## build 63
==> flow/design.v (excerpt) <==
module dualPortRAM(clk,rst,wr_en,rd_en,din,wr_add,rd_add,dout);
Size in the first run: about 3000 cells after synthesis, roughly 23000 um^2 of cells after synthesis.
==> flow/config.mk <==
export PLATFORM = sky130hd
export DESIGN_NAME = dualPortRAM
export DESIGN_NICKNAME = dualPortRAM
export VERILOG_FILES = /design/flow/design.v
export SDC_FILE = /design/flow/constraint.sdc
export NUM_CORES = 4
export LEC_CHECK = 0
export ABC_AREA = 1
export CAP_MARGIN = 20
export CELL_PAD_IN_SITES_DETAIL_PLACEMENT = 1
export CELL_PAD_IN_SITES_GLOBAL_PLACEMENT = 2
export CORE_MARGIN = 10
export CORE_UTILIZATION = 40
export CTS_CLUSTER_SIZE = 54
export GPL_ROUTABILITY_DRIVEN = 0
export GPL_TIMING_DRIVEN = 1
export MAX_ROUTING_LAYER = met4
export MIN_ROUTING_LAYER = met2
export SLEW_MARGIN = 40
export TNS_END_PERCENT = 20
==> flow/constraint.sdc <==
create_clock -name core_clock -period 2.28 [get_ports {clk}]
set_input_delay 0.4560 -clock core_clock [delete_from_list [all_inputs] [get_ports {clk}]]
set_output_delay 0.4560 -clock core_clock [all_outputs]
set_load 0.01 [all_outputs]
run.sh (not shown) runs the stock make flow with config.mk's settings and CLKGATE_MAP_FILE=.
Every stage of build 63 finished as expected; the final checks, on the other hand, flagged negative setup slack, which means the layout fails.
Modified inputs, build 12 compared to build 63
- CELL_PAD_IN_SITES_GLOBAL_PLACEMENT: 2 -> unset
- TNS_END_PERCENT: 20 -> unset
- GPL_ROUTABILITY_DRIVEN: 0 -> unset
- ABC_AREA: 1 -> unset
- CTS_CLUSTER_SIZE: 54 -> unset
- CELL_PAD_IN_SITES_DETAIL_PLACEMENT: 1 -> unset
- MIN_ROUTING_LAYER: met2 -> unset
- CORE_MARGIN: 10 -> 2
- GPL_TIMING_DRIVEN: 1 -> unset
- MAX_ROUTING_LAYER: met4 -> unset
- SLEW_MARGIN: 40 -> 20
- the clock period (ns, I/O delays scaled along): 2.28 -> 3.57
==> results <==
Build 12 vs. build 63: number of endpoints failing setup at the final stage now smaller; number of placement rows now larger; global routing usage summed across all routing layers now smaller.
Of the two values seen for main kind of combinational logic by area, multiplexers was produced by build 12 and simple AND/OR/NAND/NOR gates by build 63.
No stage failed in build 12, and the final checks on the layout all came back clean.
What build 76 does differently from build 12 at the input level:
- SETUP_SLACK_MARGIN newly set to -0.21
- CAP_MARGIN changed from 20 to 5
- CORE_UTILIZATION changed from 40 to 67
- the clock period (ns, I/O delays scaled along) changed from 3.57 to 2.22
==> comparison <==
Build 76 vs build 12: die size down by more than a quarter. Diff build 12 -> build 76 | non-clock buffer count | increase of 157. The final report for build 76 shows a completed flow and a layout that fails verification, specifically negative setup slack. Relative to build 12, build 76 improves global-route wire length before repair.
Changes in build 21 relative to build 76:
- CORE_UTILIZATION: 67 -> 40
- CAP_MARGIN: 5 -> 20
- SETUP_SLACK_MARGIN: -0.21 -> 0.33
- the clock period (ns, I/O delays scaled along): 2.22 -> 3.57
The flow did not stop early for build 21: all stages ran, and the layout cleared the timing, DRC and antenna checks.
Diff build 76 -> build 21: total cell area reported by yosys after synthesis held, overall global routing resource usage fell by 21 points, clock buffer count +4.

---

Setup of quartz:
dualPortRAM again, from the RTL that the note above started with.
## dualPortRAM
module dualPortRAM(clk,rst,wr_en,rd_en,din,wr_add,rd_add,dout);
clock: 1.98 ns
lec_check: 0
cap_margin: 20
core_margin: 2
core_utilization: 69
cts_cluster_diameter: 90
cts_cluster_size: 23
place_density: 0.65
setup_slack_margin: -0.15
slew_margin: 20
STATUS run=quartz STAGES=ALL_DONE FINAL_CHECKS=FAILED CAUSE=negative setup slack
> inputs changed (quartz -> ember)
diff --git a/flow/config.mk b/flow/config.mk
--- a/flow/config.mk
+++ b/flow/config.mk
@@ -7,0 +8 @@
+export ABC_AREA = 0
@@ -11,4 +12,6 @@
-export CTS_CLUSTER_DIAMETER = 90
-export CTS_CLUSTER_SIZE = 23
-export PLACE_DENSITY = 0.65
-export SETUP_SLACK_MARGIN = -0.15
+export CTS_CLUSTER_DIAMETER = 44
+export CTS_CLUSTER_SIZE = 46
+export GPL_ROUTABILITY_DRIVEN = 1
+export GPL_TIMING_DRIVEN = 1
+export PLACE_DENSITY_LB_ADDON = 0.04
+export SETUP_SLACK_MARGIN = 0.64
==> flow/constraint.sdc <==
create_clock -name core_clock -period 2.21 [get_ports {clk}]
set_input_delay 0.4420 -clock core_clock [delete_from_list [all_inputs] [get_ports {clk}]]
set_output_delay 0.4420 -clock core_clock [all_outputs]
set_load 0.01 [all_outputs]
--- outcome ---
Any difference in proportion of synthesized area in mux cells between quartz and ember is small enough to ignore. From quartz to ember the numbers moved as follows: number of hold buffers added after CTS about even, worst slack at placement rose 0.22 ns, number of CTS-inserted buffers rose 23. Async set or reset register ratio after synthesis essentially unchanged between ember and quartz. quartz finished all stages; however, its layout fails the closing checks, the failures being negative setup slack. ember did not finish; the tool stopped in global routing with error GRT-0232. Looking at post-CTS setup buffer count, ember sits 26 higher than quartz does. In the reports for quartz and ember, the smaller routability-driven placement congestion ratio belongs to ember. ember vs. quartz: post-cts resize count went up by 160; half-perimeter wire length of the detailed placement result went down by about 1.6%.
Changes in raven relative to ember:
==> flow/config.mk <==
export PLATFORM = sky130hd
export DESIGN_NAME = dualPortRAM
export DESIGN_NICKNAME = dualPortRAM
export VERILOG_FILES = /design/flow/design.v
export SDC_FILE = /design/flow/constraint.sdc
export NUM_CORES = 4
export LEC_CHECK = 0
export CAP_MARGIN = 20
export CORE_MARGIN = 2
export CORE_UTILIZATION = 64
export CTS_CLUSTER_SIZE = 35
export SLEW_MARGIN = 20
export TNS_END_PERCENT = 5
==> flow/constraint.sdc <==
create_clock -name core_clock -period 2.95 [get_ports {clk}]
set_input_delay 0.5900 -clock core_clock [delete_from_list [all_inputs] [get_ports {clk}]]
set_output_delay 0.5900 -clock core_clock [all_outputs]
set_load 0.01 [all_outputs]
Notes after the runs:
- Ran to the end and failed final checks on negative setup slack: raven.
- raven vs ember — starting utilization of the core area dropped 5.6 points.
- On raven: post-CTS setup buffer count is 41 lower than what ember gave.
- Diff ember..raven | portion of the post-synthesis area used by sequential elements | unchanged
- raven — routability congestion estimate 8.4% lower, ember as reference
- Site row count: lower on ember
- Diff ember -> raven | die size | up by a little under 10%
- Count of instances resized after the clock tree is built (higher): ember
- Sort ember and raven by die outline width, descending, and raven comes first.
- Comparing number of cells in the design after placement for ember and raven, the smaller number came from raven.
- Between ember and raven, clock buffer count from CTS is lower for ember, raven comes in above that.
Here is what was changed in the inputs of fjord compared with raven.
diff --git a/flow/config.mk b/flow/config.mk
--- a/flow/config.mk
+++ b/flow/config.mk
@@ -8 +8,2 @@
-export CAP_MARGIN = 20
+export ABC_AREA = 1
+export CAP_MARGIN = 5
@@ -10,2 +11,4 @@
-export CORE_UTILIZATION = 64
-export CTS_CLUSTER_SIZE = 35
+export CORE_UTILIZATION = 72
+export CTS_CLUSTER_SIZE = 15
+export PLACE_DENSITY = 0.94
+export SETUP_SLACK_MARGIN = 0.65
@@ -13 +15,0 @@
-export TNS_END_PERCENT = 5
==> flow/constraint.sdc <==
create_clock -name core_clock -period 2.22 [get_ports {clk}]
set_input_delay 0.4440 -clock core_clock [delete_from_list [all_inputs] [get_ports {clk}]]
set_output_delay 0.4440 -clock core_clock [all_outputs]
set_load 0.01 [all_outputs]
### Flow results
Comparing fjord and raven, the lower compound-cell area share of the yosys netlist is on raven.
The combined area of all synthesized cells number comes out lower for fjord vs raven.
Looking at final RePlAce weighted congestion across fjord and raven, the one that comes out higher is fjord.
Summary of fjord over raven: chip area estimate from yosys synthesis has decreased; synthesized cell count has increased; area of the die has decreased; horizontal die dimension has decreased.
Stage in which a tool error killed fjord: global routing.
Diff fjord and raven: number of buffers inserted to repair setup after CTS lower in raven
The run showing the smaller clock buffer count from CTS is fjord.
Here is what was changed in the inputs of amber compared with fjord.
diff --git a/flow/config.mk b/flow/config.mk
--- a/flow/config.mk
+++ b/flow/config.mk
@@ -8,2 +8,2 @@
-export ABC_AREA = 1
-export CAP_MARGIN = 5
+export ABC_AREA = 0
+export CAP_MARGIN = 20
@@ -11,4 +11,7 @@
-export CORE_UTILIZATION = 72
-export CTS_CLUSTER_SIZE = 15
-export PLACE_DENSITY = 0.94
-export SETUP_SLACK_MARGIN = 0.65
+export CORE_UTILIZATION = 66
+export CTS_CLUSTER_DIAMETER = 44
+export CTS_CLUSTER_SIZE = 46
+export GPL_ROUTABILITY_DRIVEN = 1
+export GPL_TIMING_DRIVEN = 1
+export PLACE_DENSITY = 0.65
+export SETUP_SLACK_MARGIN = -0.03
==> flow/constraint.sdc <==
create_clock -name core_clock -period 2.05 [get_ports {clk}]
set_input_delay 0.4100 -clock core_clock [delete_from_list [all_inputs] [get_ports {clk}]]
set_output_delay 0.4100 -clock core_clock [all_outputs]
set_load 0.01 [all_outputs]
Findings:
- The runs compared here, amber and fjord, all ended either early or with open violations.
- fjord: it failed with a tool error in global routing, so there are no final results.
- [flow] amber | stages: complete | final checks: fail | reason: negative setup slack
- Delta(synthesized area, amber - fjord) > 0
- Fraction of the core area occupied by cells at floorplan: amber < fjord
- Core area ended up 12% higher on amber than on fjord.
- For the count of cells resized by post-cts repair, amber came in 222 lower than fjord did.
- Placement-stage worst setup slack: amber and fjord compared, lower one is amber
- The synthesized area per cell number comes out lower for fjord vs amber.
- [compare] base=fjord new=amber: weighted congestion reported at the end of routability-driven placement lower; die width has increased; number of clock buffers inserted by TritonCTS down 1.
- Summary of the comparison: chip area from the yosys synthesis statistics is higher in amber, relative to fjord.
- Re die area: amber and fjord aren't equal, and the lower value belongs to fjord.
The inputs of harbor differ from those of amber as listed below.
diff --git a/flow/config.mk b/flow/config.mk
--- a/flow/config.mk
+++ b/flow/config.mk
@@ -11 +11 @@
-export CORE_UTILIZATION = 66
+export CORE_UTILIZATION = 69
@@ -16,2 +16,2 @@
-export PLACE_DENSITY = 0.65
-export SETUP_SLACK_MARGIN = -0.03
+export PLACE_DENSITY_LB_ADDON = 0.04
+export SETUP_SLACK_MARGIN = 0.61
==> flow/constraint.sdc <==
create_clock -name core_clock -period 2.12 [get_ports {clk}]
set_input_delay 0.4240 -clock core_clock [delete_from_list [all_inputs] [get_ports {clk}]]
set_output_delay 0.4240 -clock core_clock [all_outputs]
set_load 0.01 [all_outputs]
No final results exist for harbor, since it was stopped by error GRT-0116 during global routing.
Although amber finished all stages, its layout failed final checks on negative setup slack.
Comparing harbor against amber, there is no change at all in maximum clock insertion buffer count.
Measured against amber, the count of instances resized after the clock tree is built of harbor comes out at 2.8 times the reference value.
Instance area after placement up about 4% in harbor wrt amber
Sort amber and harbor by die height, descending, and amber comes first.
harbor -> amber: area fraction in mux cells delta 0, exact match
The higher area enclosed by the die boundary came out of amber.
Status: number of cells in the design after placement parity (harbor, amber)
